==> inputs of job 3522 <==
// fadd_sub
module fadd_sub(
  input logic        clk_i,
  input logic [31:0] operand_a,
  input logic [31:0] operand_b,
  output logic[31:0] result_o
);
Settings: LEC_CHECK=0, ABC_AREA=1, CAP_MARGIN=0, CORE_ASPECT_RATIO=0.51, CORE_MARGIN=2, CORE_UTILIZATION=47, CTS_CLUSTER_SIZE=62, GPL_ROUTABILITY_DRIVEN=0, GPL_TIMING_DRIVEN=0, HOLD_SLACK_MARGIN=0.07, MAX_ROUTING_LAYER=met5, MIN_ROUTING_LAYER=met2, PLACE_DENSITY=0.73, SETUP_SLACK_MARGIN=2.38, SLEW_MARGIN=35, TNS_END_PERCENT=95; clock period 14.7 ns.
run.sh (not shown) runs the stock make flow with config.mk's settings and CLKGATE_MAP_FILE=.
==> inputs of job 2798, as changes to job 3522 <==
- ABC_AREA: 1 -> unset
- CAP_MARGIN: 0 -> 20
- CORE_ASPECT_RATIO: 0.51 -> unset
- CORE_UTILIZATION: 47 -> 40
- CTS_CLUSTER_SIZE: 62 -> unset
- GPL_ROUTABILITY_DRIVEN: 0 -> unset
- GPL_TIMING_DRIVEN: 0 -> unset
- HOLD_SLACK_MARGIN: 0.07 -> unset
- MAX_ROUTING_LAYER: met5 -> unset
- MIN_ROUTING_LAYER: met2 -> unset
- PLACE_DENSITY: 0.73 -> unset
- SETUP_SLACK_MARGIN: 2.38 -> unset
- SLEW_MARGIN: 35 -> 20
- TNS_END_PERCENT: 95 -> unset
==> flow/constraint.sdc (replaced) <==
create_clock -name core_clock -period 12.0 [get_ports {clk_i}]
set_input_delay 2.4000 -clock core_clock [delete_from_list [all_inputs] [get_ports {clk_i}]]
set_output_delay 2.4000 -clock core_clock [all_outputs]
set_load 0.01 [all_outputs]
==> inputs of job 971, as changes to job 3522 <==
- CAP_MARGIN: 0 -> 20
- CORE_ASPECT_RATIO: 0.51 -> unset
- CORE_UTILIZATION: 47 -> 57
- CTS_CLUSTER_DIAMETER: unset -> 222
- CTS_CLUSTER_SIZE: 62 -> 96
- GPL_ROUTABILITY_DRIVEN: 0 -> unset
- GPL_TIMING_DRIVEN: 0 -> unset
- HOLD_SLACK_MARGIN: 0.07 -> unset
- MAX_ROUTING_LAYER: met5 -> unset
- MIN_ROUTING_LAYER: met2 -> unset
- PLACE_DENSITY: 0.73 -> unset
- SETUP_SLACK_MARGIN: 2.38 -> unset
- SLEW_MARGIN: 35 -> 20
- TNS_END_PERCENT: 95 -> unset
==> flow/constraint.sdc (replaced) <==
create_clock -name core_clock -period 8.32 [get_ports {clk_i}]
set_input_delay 1.6640 -clock core_clock [delete_from_list [all_inputs] [get_ports {clk_i}]]
set_output_delay 1.6640 -clock core_clock [all_outputs]
set_load 0.01 [all_outputs]
==> inputs of job 578, as changes to job 3522 <==
- ABC_AREA: 1 -> unset
- CAP_MARGIN: 0 -> 20
- CORE_ASPECT_RATIO: 0.51 -> unset
- CORE_UTILIZATION: 47 -> 11
- CTS_CLUSTER_SIZE: 62 -> unset
- GPL_ROUTABILITY_DRIVEN: 0 -> unset
- GPL_TIMING_DRIVEN: 0 -> unset
- HOLD_SLACK_MARGIN: 0.07 -> unset
- MAX_ROUTING_LAYER: met5 -> unset
- MIN_ROUTING_LAYER: met2 -> unset
- PLACE_DENSITY: 0.73 -> unset
- SETUP_SLACK_MARGIN: 2.38 -> unset
- SLEW_MARGIN: 35 -> 20
- TNS_END_PERCENT: 95 -> unset
==> flow/constraint.sdc (replaced) <==
create_clock -name core_clock -period 12.8 [get_ports {clk_i}]
set_input_delay 2.5600 -clock core_clock [delete_from_list [all_inputs] [get_ports {clk_i}]]
set_output_delay 2.5600 -clock core_clock [all_outputs]
set_load 0.01 [all_outputs]
==> results.yml <==
# synthesis and place-and-route metrics
die:
  core_um2: 25840
grt:
  grtUsageMet2: 0.4568
  met3_usage: 0.04570
  grt_util_all_layers: 0.2818
synth:
  avgSynthCellArea_um2: 7.427
  yosys_cells: 1402
  ys_sh_simple: 0.2009
  xor_share: 0.06489
clock_tree:
  cts_resized: 0
  cts_setup_buffers: 0
status:
  status: "no timing/DRC/antenna violations"
place:
  placed_cell_area_um2: 11560
(the above is from job 2798)
==> results.yml <==
# synthesis and place-and-route metrics
clock_tree:
  cts_setup_buffers: 8
  cts_resized: 69
synth:
  yosys_cells: 1938
  avgSynthCellArea_um2: 5.777
  ys_sh_simple: 0.3746
grt:
  grtUsageMet2: 0.6446
  grt_util_all_layers: 0.4117
sta:
  finalSetupViolations: 1
  fin_ws_ps: -21.08
place:
  placed_cell_area_um2: 13430
status:
  status: "failed layout checks"
  check.faults: "negative setup slack"
(the above is from job 971)
==> results.yml <==
# generated from flow reports
synth:
  yosys_cells: 1938
  avgSynthCellArea_um2: 5.777
  ys_sh_simple: 0.3746
  xor_share: 0.08538
  synthCells: 1938
die:
  core_um2: 23470
clock_tree:
  cts_setup_buffers: 0
grt:
  met3_usage: 0.9625
  grt_util_all_layers: 0.7466
status:
  status: "stopped before the end"
  lastStage: "5_1_grt"
  error: "[ERROR GRT-0116] Global routing finished with congestion. Check the congestion regions in the DRC Viewer."
place:
  placed_cell_area_um2: 12560
(the above is from job 3522)
==> results.yml <==
# synthesis and place-and-route metrics
status:
  status: "no timing/DRC/antenna violations"
synth:
  ys_sh_simple: 0.2009
  avgSynthCellArea_um2: 7.427
  yosys_cells: 1402
  xor_share: 0.06489
grt:
  grt_util_all_layers: 0.08660
  grtUsageMet2: 0.1100
  met3_usage: 0.03461
clock_tree:
  cts_setup_buffers: 0
place:
  placed_cell_area_um2: 12750
die:
  core_um2: 93610
(the above is from job 578)

========
==> build 5 <==
==> flow/design.v <==
/*verilator lint_off UNUSEDSIGNAL*/
/*verilator lint_off MULTITOP*/
/*verilator lint_off WIDTH*//*verilator lint_off LATCH*/
module fadd_sub(
  input logic        clk_i,
  input logic [31:0] operand_a,
  input logic [31:0] operand_b,
  output logic[31:0] result_o
);
  logic [7:0]  a_exponent, b_exponent;             
  logic [7:0]  result_exponent;
  logic [23:0] a_mantissa, b_mantissa;             
  logic [24:0] result_mantissa;
  logic        a_sign, b_sign, result_sign;        
  logic [23:0] tmp_mantissa;
  logic [7:0]  in_e, out_e;
  logic [24:0] in_m, out_m;
  logic [7:0]  diff;
always_ff@(posedge(clk_i))
begin
  a_sign <= operand_a[31];
  b_sign <= operand_b[31];
  if(operand_a[30:23]==0)
    begin
      a_exponent <= (operand_a[22:0] != 0)? 8'b00000001 : 8'b00000000;
      a_mantissa <= {1'b0,operand_a[22:0]};
    end
  else
    begin
      a_exponent <= operand_a[30:23];
      a_mantissa <= {1'b1,operand_a[22:0]};
    end
  if(operand_b[30:23]==0)
    begin
      b_exponent <= (operand_b[22:0] != 0)? 8'b00000001 : 8'b00000000;
      b_mantissa <= {1'b0,operand_b[22:0]};
    end
  else
    begin
      b_exponent <= operand_b[30:23];
      b_mantissa <= {1'b1,operand_b[22:0]};
    end
end
always_comb
begin
  diff         = 8'd0;
  tmp_mantissa = 24'd0;
  if(a_exponent == b_exponent)
    begin
      result_exponent = a_exponent;
      if(a_sign == b_sign)                                                     
        begin
          result_sign           = a_sign;
          result_mantissa       = a_mantissa + b_mantissa;
        end
      else                                                                    
        begin
          if(a_mantissa > b_mantissa)
            begin
              result_sign     = a_sign;
              result_mantissa = a_mantissa - b_mantissa;
            end
          else
            begin
              result_sign     = b_sign;
              result_mantissa = b_mantissa - a_mantissa;
            end
        end
    end
  else                                                                               
    begin
      if(a_exponent > b_exponent)
        begin
          result_sign     = a_sign;
          result_exponent = a_exponent;
          diff            = a_exponent - b_exponent;
          tmp_mantissa    = b_mantissa >> diff;
          if(a_sign == b_sign)
            result_mantissa = a_mantissa + tmp_mantissa;
          else
            result_mantissa = a_mantissa - tmp_mantissa;
        end
      else
        begin
          result_sign      = b_sign;
          result_exponent  = b_exponent;
          diff             = b_exponent - a_exponent;
          tmp_mantissa     = a_mantissa >> diff;
          if(a_sign == b_sign)
            result_mantissa  = b_mantissa + tmp_mantissa;
          else
            result_mantissa  = b_mantissa - tmp_mantissa;
        end
    end
  if(result_mantissa[24]==1)
    begin
      result_exponent = result_exponent + 8'd1;
      result_mantissa = result_mantissa >> 1;
    end
  result_o = {result_sign, result_exponent, result_mantissa[22:0]};
end
endmodule
==> flow/run.sh <==
#!/bin/bash
# the make line also repeats each setting of config.mk as NAME=value (left out here)
make -C /OpenROAD-flow-scripts/flow DESIGN_CONFIG=/design/flow/config.mk WORK_HOME=/design/flow/orfs CLKGATE_MAP_FILE= finish
==> flow/config.mk <==
export PLATFORM = sky130hd
export DESIGN_NAME = fadd_sub
export DESIGN_NICKNAME = fadd_sub
export VERILOG_FILES = /design/flow/design.v
export SDC_FILE = /design/flow/constraint.sdc
export NUM_CORES = 4
export LEC_CHECK = 0
export ABC_AREA = 1
export CAP_MARGIN = 20
export CORE_ASPECT_RATIO = 0.7
export CORE_MARGIN = 2
export CORE_UTILIZATION = 72
export CTS_CLUSTER_DIAMETER = 392
export CTS_CLUSTER_SIZE = 100
export PLACE_DENSITY = 0.36
export SLEW_MARGIN = 20
export TNS_END_PERCENT = 5
==> flow/constraint.sdc <==
create_clock -name core_clock -period 9.65 [get_ports {clk_i}]
set_input_delay 1.9300 -clock core_clock [delete_from_list [all_inputs] [get_ports {clk_i}]]
set_output_delay 1.9300 -clock core_clock [all_outputs]
set_load 0.01 [all_outputs]
==> inputs of trial 27, as changes to build 5 <==
CORE_ASPECT_RATIO = 0.5   (was 0.7)
CTS_CLUSTER_DIAMETER = 358   (was 392)
CTS_CLUSTER_SIZE = 95   (was 100)
PLACE_DENSITY = 0.41   (was 0.36)
TNS_END_PERCENT = default   (was 5)
==> flow/constraint.sdc (replaced) <==
create_clock -name core_clock -period 3.69 [get_ports {clk_i}]
set_input_delay 0.7380 -clock core_clock [delete_from_list [all_inputs] [get_ports {clk_i}]]
set_output_delay 0.7380 -clock core_clock [all_outputs]
set_load 0.01 [all_outputs]
==> inputs of trial 50, as changes to build 5 <==
ABC_AREA = default   (was 1)
CORE_ASPECT_RATIO = default   (was 0.7)
CORE_UTILIZATION = 50   (was 72)
CTS_CLUSTER_DIAMETER = default   (was 392)
CTS_CLUSTER_SIZE = default   (was 100)
PLACE_DENSITY = default   (was 0.36)
SETUP_SLACK_MARGIN = 1.89   (was default)
TNS_END_PERCENT = default   (was 5)
==> flow/constraint.sdc (replaced) <==
create_clock -name core_clock -period 6.48 [get_ports {clk_i}]
set_input_delay 1.2960 -clock core_clock [delete_from_list [all_inputs] [get_ports {clk_i}]]
set_output_delay 1.2960 -clock core_clock [all_outputs]
set_load 0.01 [all_outputs]
==> qor summary <==
item                                                                                              build 5                   trial 27                  trial 50
Post-CTS resize count                                                                                   9                          -                       252
Placed insts                                                                                         2153                          -                      2029
Period utilisation layout                                                                          0.9564                          -                     1.432
Post-CTS setup buffer count                                                                             0                          -                        48
Switching fraction of total power                                                                  0.5429                          -                    0.4469
Die height                                                                                  108.3 microns              92.18 microns             148.3 microns
Instance tally after logic synthesis                                                                 1938                       1938                      1402
Area added between synthesis and finish                                                            12.71%                          -                    51.20%
Library cell contributing the largest single delay on the critical path  sky130_fd_sc_hd__clkdlybuf4s50_1                          -    sky130_fd_sc_hd__or2_2
Total number of warnings across the stage logs                                                         83                          -                        86
Tap cell instance count                                                                               200                          -                       270
# clk buffers                                                                                           9                          -                         9
Fraction of synthesized cell area taken by the top area cell type                                  0.1978                     0.1978                    0.1358
Worst setup EP type                                                                        primary output                          -            primary output
Critical path required time                                                                       7.72 ns                          -                   5.18 ns
Final ANT Viol Nets                                                                                     0                          -                         0
Met2 demand-to-capacity share in global routing                                                    0.6502                          -                    0.6838
Dominant class by area                                                                        logic gates                          -               logic gates
Maximum number of pins on one net before global-route repair                                           47                          -                        44
Status                                                                                     finished clean  aborted with a tool error  finished with violations
Last stage reached                                                                                      -               3_5_place_dp                         -
Violated checks                                                                                         -                          -      negative setup slack
Final weighted congestion of routability-driven global placement                                    1.129                      1.226                     1.022
Worst-case setup margin in the final layout                                                     0.4206 ns                          -                 -2.798 ns
Post-detailed-routing wire length                                                           39710 microns                          -             47880 microns
Pwr Total                                                                                        3.224 mW                          -                  6.471 mW
Max Buffers Root-to-Sink                                                                                2                          -                         2
Max rail drop VDD                                                                                232.4 uV                          -                  767.0 uV
Fill cells                                                                                           1132                          -                      1460
Power and IR drop assume default switching activity.
